== the reference run ==
## top
module top(
  input clk,
  input rst_n,
  input din_rx,
  output dout_tx_s1,
  output dout_tx_s2,
  output [31:0] addr_tx_s1,
  output [31:0] addr_tx_s2
    );
Settings: LEC_CHECK=0, CAP_MARGIN=20, CORE_MARGIN=2, CORE_UTILIZATION=40, PLACE_DENSITY=0.6, SETUP_SLACK_MARGIN=0.34, SLEW_MARGIN=20; clock period 4.09 ns.
run.sh (not shown) runs the stock make flow with config.mk's settings and CLKGATE_MAP_FILE=.
Edits applied to the flow inputs when going from the reference run to the trial run:
- removing PLACE_DENSITY (formerly 0.6)
- removing SETUP_SLACK_MARGIN (formerly 0.34)
- setting ABC_AREA to 1 for the first time
- setting CELL_PAD_IN_SITES_GLOBAL_PLACEMENT to 3 for the first time
- changing CAP_MARGIN from 20 to 5
- changing the clock period (ns, I/O delays scaled along) from 4.09 to 5.0
Results
Per the comparison of the trial run with the reference run, sequential cell area share now smaller, relative contribution of combinational cells to total power higher.
The trial run vs. the reference run: setup TNS held steady; final design instance area without fill grew by 0.0017 mm².

---

top again, from the RTL that the note above started with.
Settings: LEC_CHECK=0, CAP_MARGIN=20, CORE_MARGIN=2, CORE_UTILIZATION=44, CTS_CLUSTER_DIAMETER=392, GPL_TIMING_DRIVEN=1, HOLD_SLACK_MARGIN=0.14, MAX_ROUTING_LAYER=met4, MIN_ROUTING_LAYER=met2, SETUP_SLACK_MARGIN=0.27, SLEW_MARGIN=20; clock period 0.93 ns.
The first run completed, yet does not pass: setup timing.
Next try:
- CAP_MARGIN: 20 -> 15
- CORE_UTILIZATION: 44 -> 72
- HOLD_SLACK_MARGIN: 0.14 -> -0.08
- MIN_ROUTING_LAYER: met2 -> met1
- SETUP_SLACK_MARGIN: 0.27 -> -0.26
- clock period: 0.93 -> 2.5 ns (I/O delays scaled with it)
What happened: The new run produced a layout that fails on setup timing; count of clock-buffer cells in the layout came out lower by 7; synthesized area does not change; utilization came out higher by 15 points; worst setup slack is better by 1500 ps; wire length came out lower by a quarter to a third; global-route usage came out lower by 3.6 points.
Next try:
- ABC_AREA: default -> 1
- CAP_MARGIN: 15 -> 20
- CORE_UTILIZATION: 72 -> 68
- HOLD_SLACK_MARGIN: -0.08 -> 0.14
- SETUP_SLACK_MARGIN: -0.26 -> default
- clock period: 2.5 -> 2.37 ns (I/O delays scaled with it)
=> The changed run ran to the end with violations: setup timing; power increases by 5.8%; core utilization decreases by 2.3 points; via count increases by 27%; synthesized area increases by 8.7%; synthesized cell count increases by 35%; maximum frequency increases by 0.71%; global-route usage increases by 0.30 points; final area increases by 11%; register-to-register slack degrades by 110 ps.

---

job 5262:
top again, from the RTL that the note above started with.
export LEC_CHECK = 0
export ABC_AREA = 1
export CAP_MARGIN = 20
export CELL_PAD_IN_SITES_DETAIL_PLACEMENT = 1
export CORE_ASPECT_RATIO = 1.29
export CORE_MARGIN = 2
export CORE_UTILIZATION = 34
export CTS_CLUSTER_DIAMETER = 283
export CTS_CLUSTER_SIZE = 11
export GPL_ROUTABILITY_DRIVEN = 0
export GPL_TIMING_DRIVEN = 0
export HOLD_SLACK_MARGIN = -0.03
export MAX_ROUTING_LAYER = met5
export MIN_ROUTING_LAYER = met2
export PLACE_DENSITY_LB_ADDON = 0.05
export SETUP_SLACK_MARGIN = 0.7
export SLEW_MARGIN = 40
export TNS_END_PERCENT = 35
create_clock -name core_clock -period 6.97 [get_ports {clk}]
--- input diff job 5262..job 5532 ---
Settings: MAX_ROUTING_LAYER no longer set, was met5; TNS_END_PERCENT no longer set, was 35; HOLD_SLACK_MARGIN no longer set, was -0.03; CORE_ASPECT_RATIO no longer set, was 1.29; MIN_ROUTING_LAYER no longer set, was met2; PLACE_DENSITY_LB_ADDON no longer set, was 0.05; CTS_CLUSTER_SIZE no longer set, was 11; CTS_CLUSTER_DIAMETER no longer set, was 283; CELL_PAD_IN_SITES_DETAIL_PLACEMENT no longer set, was 1; GPL_ROUTABILITY_DRIVEN no longer set, was 0; PLACE_DENSITY now 0.6, previously not set; SLEW_MARGIN now 20, was 40; SETUP_SLACK_MARGIN no longer set, was 0.7; CORE_UTILIZATION now 60, was 34; GPL_TIMING_DRIVEN no longer set, was 0; the clock period (ns, I/O delays scaled along) now 3.45, was 6.97.
==> comparison <==
Share of flip-flops with an asynchronous set or reset after synthesis came out exactly the same in job 5262 and job 5532.
Job 5532 vs job 5262 on sequential share of layout area: job 5532 is the higher one.
Relative to job 5262, time the final worst path needs with I/O delays and setup has gone down in job 5532.
Going from job 5262 to job 5532, final area shrinks by about 0.65%.
From job 5262 to job 5532 the numbers moved as follows: worst slack after detailed placement went down; total routed wire length on the met1 layer went up by 24 mm; global-route wire length before repair moved down.
Highest clock rate (job 5532 over job 5262): increase, about 19%
Inputs modified between job 5532 and job 4327:
Settings: setting CTS_CLUSTER_SIZE to 15 for the first time; setting SETUP_SLACK_MARGIN to -0.21 for the first time; changing CORE_UTILIZATION from 60 to 72; removing ABC_AREA (formerly 1); removing PLACE_DENSITY (formerly 0.6); setting PLACE_DENSITY_LB_ADDON to 0.01 for the first time; changing the clock period (ns, I/O delays scaled along) from 3.45 to 2.7.
==> comparison <==
Layout checks on job 4327: not met. Flow itself completed; violations: negative setup slack.
Sequential power: job 4327 higher than job 5532
Relative to job 5532, instance tally after logic synthesis has decreased by about 26% in job 4327.
Comparing job 4327 and job 5532, the higher routed wire length on met3 is on job 5532.
The clock skew on job 4327 is in line with that on job 5532.
Final clock period utilization by the worst path: job 4327 vs job 5532 up 15 points
Job 5532 has higher combinational share of power than job 4327.
diff inputs: job 4327 => job 8401
Settings: setting ABC_AREA to 1 for the first time; setting CTS_CLUSTER_DIAMETER to 363 for the first time; changing the clock period (ns, I/O delays scaled along) from 2.7 to 2.37.
### Flow results
- Of job 8401 and job 4327, not a single run came through the flow clean.
- Status job 8401: flow complete, layout not clean - negative setup slack
- Job 4327 finished all stages; layout check result: FAIL, due to negative setup slack.
- Against job 4327, maximum frequency in job 8401 came out worse.
- Vias: job 8401 more than job 4327
- Non-clock buffer count was lower in job 4327 than in job 8401.
No activity file was given, so power comes from the tool's default toggle rates.
